==> 07-10: inputs <==
==> flow/design.v (excerpt) <==
module comp_mult_top #(
parameter NO_MULT   = 4     ,  
parameter APB_BADDR = 0     ,  
parameter SYS_AW    = 16    ,  
parameter REG_DW    = 16       
)(
input                    clk         ,  
input                    rst_n       ,  
input      [ SYS_AW-1:0] apb_paddr   ,  
input                    apb_psel    ,  
input                    apb_penable ,  
input                    apb_pwrite  ,  
input      [REG_DW -1:0] apb_pwdata  ,  
output                   apb_pready  ,  
output reg [REG_DW -1:0] apb_prdata  ,  
output reg               apb_pslverr ,  
output reg               mem_ce      ,  
output reg               mem_we      ,  
output reg [SYS_AW -1:0] mem_addr    ,  
output reg [     8 -1:0] mem_wr_data ,  
input      [     8 -1:0] mem_rd_data    
);
==> flow/config.mk <==
export PLATFORM = sky130hd
export DESIGN_NAME = comp_mult_top
export DESIGN_NICKNAME = comp_mult_top
export VERILOG_FILES = /design/flow/design.v
export SDC_FILE = /design/flow/constraint.sdc
export NUM_CORES = 4
export LEC_CHECK = 0
export ABC_AREA = 1
export CAP_MARGIN = 15
export CORE_MARGIN = 2
export CORE_UTILIZATION = 72
export CTS_CLUSTER_DIAMETER = 235
export CTS_CLUSTER_SIZE = 40
export GPL_ROUTABILITY_DRIVEN = 0
export GPL_TIMING_DRIVEN = 1
export HOLD_SLACK_MARGIN = -0.05
export SETUP_SLACK_MARGIN = 1.18
export SLEW_MARGIN = 30
export TNS_END_PERCENT = 5
==> flow/constraint.sdc <==
create_clock -name core_clock -period 4.86 [get_ports {clk}]
set_input_delay 0.9720 -clock core_clock [delete_from_list [all_inputs] [get_ports {clk}]]
set_output_delay 0.9720 -clock core_clock [all_outputs]
set_load 0.01 [all_outputs]
run.sh (not shown) runs the stock make flow with config.mk's settings and CLKGATE_MAP_FILE=.
==> 07-05: changes against 07-10 <==
CAP_MARGIN = 20   (was 15)
CORE_UTILIZATION = 62   (was 72)
CTS_CLUSTER_DIAMETER = 295   (was 235)
CTS_CLUSTER_SIZE = 98   (was 40)
GPL_ROUTABILITY_DRIVEN = unset   (was 0)
GPL_TIMING_DRIVEN = unset   (was 1)
HOLD_SLACK_MARGIN = unset   (was -0.05)
SETUP_SLACK_MARGIN = unset   (was 1.18)
SLEW_MARGIN = 20   (was 30)
==> flow/constraint.sdc (replaced) <==
create_clock -name core_clock -period 3.92 [get_ports {clk}]
set_input_delay 0.7840 -clock core_clock [delete_from_list [all_inputs] [get_ports {clk}]]
set_output_delay 0.7840 -clock core_clock [all_outputs]
set_load 0.01 [all_outputs]
==> 09-06: changes against 07-10 <==
CAP_MARGIN = 25   (was 15)
CORE_UTILIZATION = 71   (was 72)
CTS_CLUSTER_DIAMETER = unset   (was 235)
HOLD_SLACK_MARGIN = 0.19   (was -0.05)
PLACE_DENSITY_LB_ADDON = 0.07   (was unset)
SETUP_SLACK_MARGIN = 0.67   (was 1.18)
SLEW_MARGIN = 20   (was 30)
TNS_END_PERCENT = unset   (was 5)
==> flow/constraint.sdc (replaced) <==
create_clock -name core_clock -period 9.01 [get_ports {clk}]
set_input_delay 1.8020 -clock core_clock [delete_from_list [all_inputs] [get_ports {clk}]]
set_output_delay 1.8020 -clock core_clock [all_outputs]
set_load 0.01 [all_outputs]
==> 10-27: changes against 07-10 <==
ABC_AREA = unset   (was 1)
CAP_MARGIN = 20   (was 15)
CORE_UTILIZATION = 66   (was 72)
CTS_CLUSTER_DIAMETER = unset   (was 235)
CTS_CLUSTER_SIZE = unset   (was 40)
GPL_ROUTABILITY_DRIVEN = unset   (was 0)
GPL_TIMING_DRIVEN = unset   (was 1)
HOLD_SLACK_MARGIN = 0.28   (was -0.05)
SETUP_SLACK_MARGIN = -0.49   (was 1.18)
SLEW_MARGIN = 20   (was 30)
TNS_END_PERCENT = unset   (was 5)
==> flow/constraint.sdc (replaced) <==
create_clock -name core_clock -period 7.58 [get_ports {clk}]
set_input_delay 1.5160 -clock core_clock [delete_from_list [all_inputs] [get_ports {clk}]]
set_output_delay 1.5160 -clock core_clock [all_outputs]
set_load 0.01 [all_outputs]
==> changes_impl.md <==
### Physical design

- Yosys Chip Area: around 0.021 mm^2
- Setup-failing EPs final: 9
- Setup ws final: -0.286 ns
- Pre-CTS WS: -1.11 ns
- Mux frac, synth: under 10%
- GRT Overall Usage: 34.7%
- Post-Syn Area: roughly 0.021 mm^2
- Placed cell count: 3079
- Status: complete, but fails checks
- Violated Checks: negative setup slack
- Met2 global-route usage: 59.6%
- Core Rows: about 65
That was 10-27.
==> changes_impl.md <==
### Physical design

- GRT Overall Usage: 38.8%
- Violated Checks: negative setup slack
- Setup-failing EPs final: 28
- Met2 global-route usage: 67.2%
- Post-Syn Area: 0.0232 mm^2
- Setup ws final: -2.68 ns
- Core Rows: 70
- Status: complete, but fails checks
That was 07-05.
==> changes_impl.md <==
### Physical design

- Status: no timing/DRC/antenna violations
- Mux frac, synth: 0.0486%
- Met1 Usage GRT: 46.2%
- Yosys Chip Area: roughly 0.023 mm^2
- Setup ws final: 0.886 ns
- Pre-CTS WS: 0.251 ns
- GRT Overall Usage: 40.2%
- Met2 global-route usage: a little under 70%
- Setup-failing EPs final: 0
- Placed cell count: a little under 4000
- Post-Syn Area: 0.0232 mm^2
- I/O Pins: 89
- Core Rows: 66
That was 09-06.
==> changes_impl.md <==
### Changed

- Error msg: [ERROR GRT-0116] Global routing finished with congestion. Check the congestion regions in the DRC Viewer.
- Yosys Chip Area: 0.0232 mm^2
- Status: did not finish
- Pre-CTS WS: -2.51 ns
- GRT Overall Usage: 66.9%
- Failing step: 5_1_grt
- DIE HEIGHT: ~180 um
- Placed cell count: between 4000 and 5000
- Met2 global-route usage: 89.0%
That was 07-10.


==> run G <==
comp_mult_top again, from the RTL that the note above started with.
clock: 7.54 ns
lec_check: 0
cap_margin: 0
core_margin: 2
core_utilization: 72
cts_cluster_diameter: 234
cts_cluster_size: 51
place_density_lb_addon: 0.0
setup_slack_margin: 2.13
slew_margin: 20
tns_end_percent: 5
==> run A: changes against run G <==
Settings changed: CAP_MARGIN 0 to 20, CTS_CLUSTER_DIAMETER 234 to unset, CTS_CLUSTER_SIZE 51 to unset, PLACE_DENSITY_LB_ADDON 0.0 to 0.25, SETUP_SLACK_MARGIN 2.13 to unset, TNS_END_PERCENT 5 to unset.
==> flow/constraint.sdc (replaced) <==
create_clock -name core_clock -period 7.27 [get_ports {clk}]
set_input_delay 1.4540 -clock core_clock [delete_from_list [all_inputs] [get_ports {clk}]]
set_output_delay 1.4540 -clock core_clock [all_outputs]
set_load 0.01 [all_outputs]
==> run P: changes against run G <==
Settings changed: CAP_MARGIN 0 to 20, CORE_UTILIZATION 72 to 33, CTS_CLUSTER_DIAMETER 234 to unset, CTS_CLUSTER_SIZE 51 to unset, PLACE_DENSITY_LB_ADDON 0.0 to unset, SETUP_SLACK_MARGIN 2.13 to unset, TNS_END_PERCENT 5 to unset.
==> flow/constraint.sdc (replaced) <==
create_clock -name core_clock -period 9.39 [get_ports {clk}]
set_input_delay 1.8780 -clock core_clock [delete_from_list [all_inputs] [get_ports {clk}]]
set_output_delay 1.8780 -clock core_clock [all_outputs]
set_load 0.01 [all_outputs]
==> run R: changes against run G <==
Settings changed: ABC_AREA set to 1, CAP_MARGIN 0 to 20, CORE_UTILIZATION 72 to 69, CTS_CLUSTER_DIAMETER 234 to unset, CTS_CLUSTER_SIZE 51 to 95, PLACE_DENSITY_LB_ADDON 0.0 to unset, SETUP_SLACK_MARGIN 2.13 to unset, TNS_END_PERCENT 5 to 10.
==> flow/constraint.sdc (replaced) <==
create_clock -name core_clock -period 5.37 [get_ports {clk}]
set_input_delay 1.0740 -clock core_clock [delete_from_list [all_inputs] [get_ports {clk}]]
set_output_delay 1.0740 -clock core_clock [all_outputs]
set_load 0.01 [all_outputs]
==> comparison table <==
item                                                                     run A                    run P                 run G                 run R
Die area                                                             31100 um2                66900 um2             31100 um2             35100 um2
Result of the run                                              failed layout checks  complete, no violations       failed layout checks  failed layout checks
Reasons for failing layout checks                         negative setup slack                        -  negative setup slack  negative setup slack
Type of the worst setup path                                         in -> reg                in -> reg             in -> reg            reg -> reg
Power consumed by combinational cells                                  2.17 mW                  1.12 mW               1.92 mW              0.536 mW
Storage cell area                                                     4610 um2                 4610 um2              4610 um2              4610 um2
Cell area after synthesis                                            21400 um2                21400 um2             21400 um2             23200 um2
Sequential-cell power consumption                                      1.03 mW                 0.796 mW              0.990 mW               1.39 mW
Net Sw Power                                                           1.66 mW                  1.07 mW               1.50 mW               1.02 mW
Largest stage delay on the critical path                               0.58 ns                  0.68 ns               0.59 ns               0.75 ns
Flop pwr share                                                           24.6%                    29.3%                 25.5%                 41.9%
Insertion Delay late pin                                               0.47 ns                  0.47 ns               0.46 ns               0.47 ns
Final layout net count                                                    3177                     2988                  3127                  4240
Count of cells along the worst register-to-register path                    32                       30                    27                    36
Gate Count Post-Synth                                                     2497                     2497                  2497                  3367
Pre-CTS setup slack                                                   -1.21 ns                 0.108 ns              -1.01 ns              -2.22 ns
Log Warnings                                                                46                       41                    45                    47
Internal Power                                                         2.51 mW                  1.64 mW               2.39 mW               2.29 mW
Xor/xnor cell area share of the yosys netlist                            10.3%                    10.3%                 10.3%                 5.44%
Non-clock buffer share                                                   11.0%                    5.68%                 9.87%                 13.7%
Required time of the critical path                                     7.62 ns                  9.74 ns               7.90 ns               5.73 ns
Routed met1 length                                                    23300 um                 26200 um              22700 um              29500 um
Origin of the worst setup path                                  mem_rd_data[3]           mem_rd_data[1]        mem_rd_data[2]           data_reg[8]
Startpoint of the lowest-slack register-to-register path           data_reg[0]             data_reg[16]           data_reg[0]           data_reg[8]
Hold slack                                                            0.464 ns                 0.439 ns              0.440 ns              0.492 ns
Power and IR drop assume default switching activity.
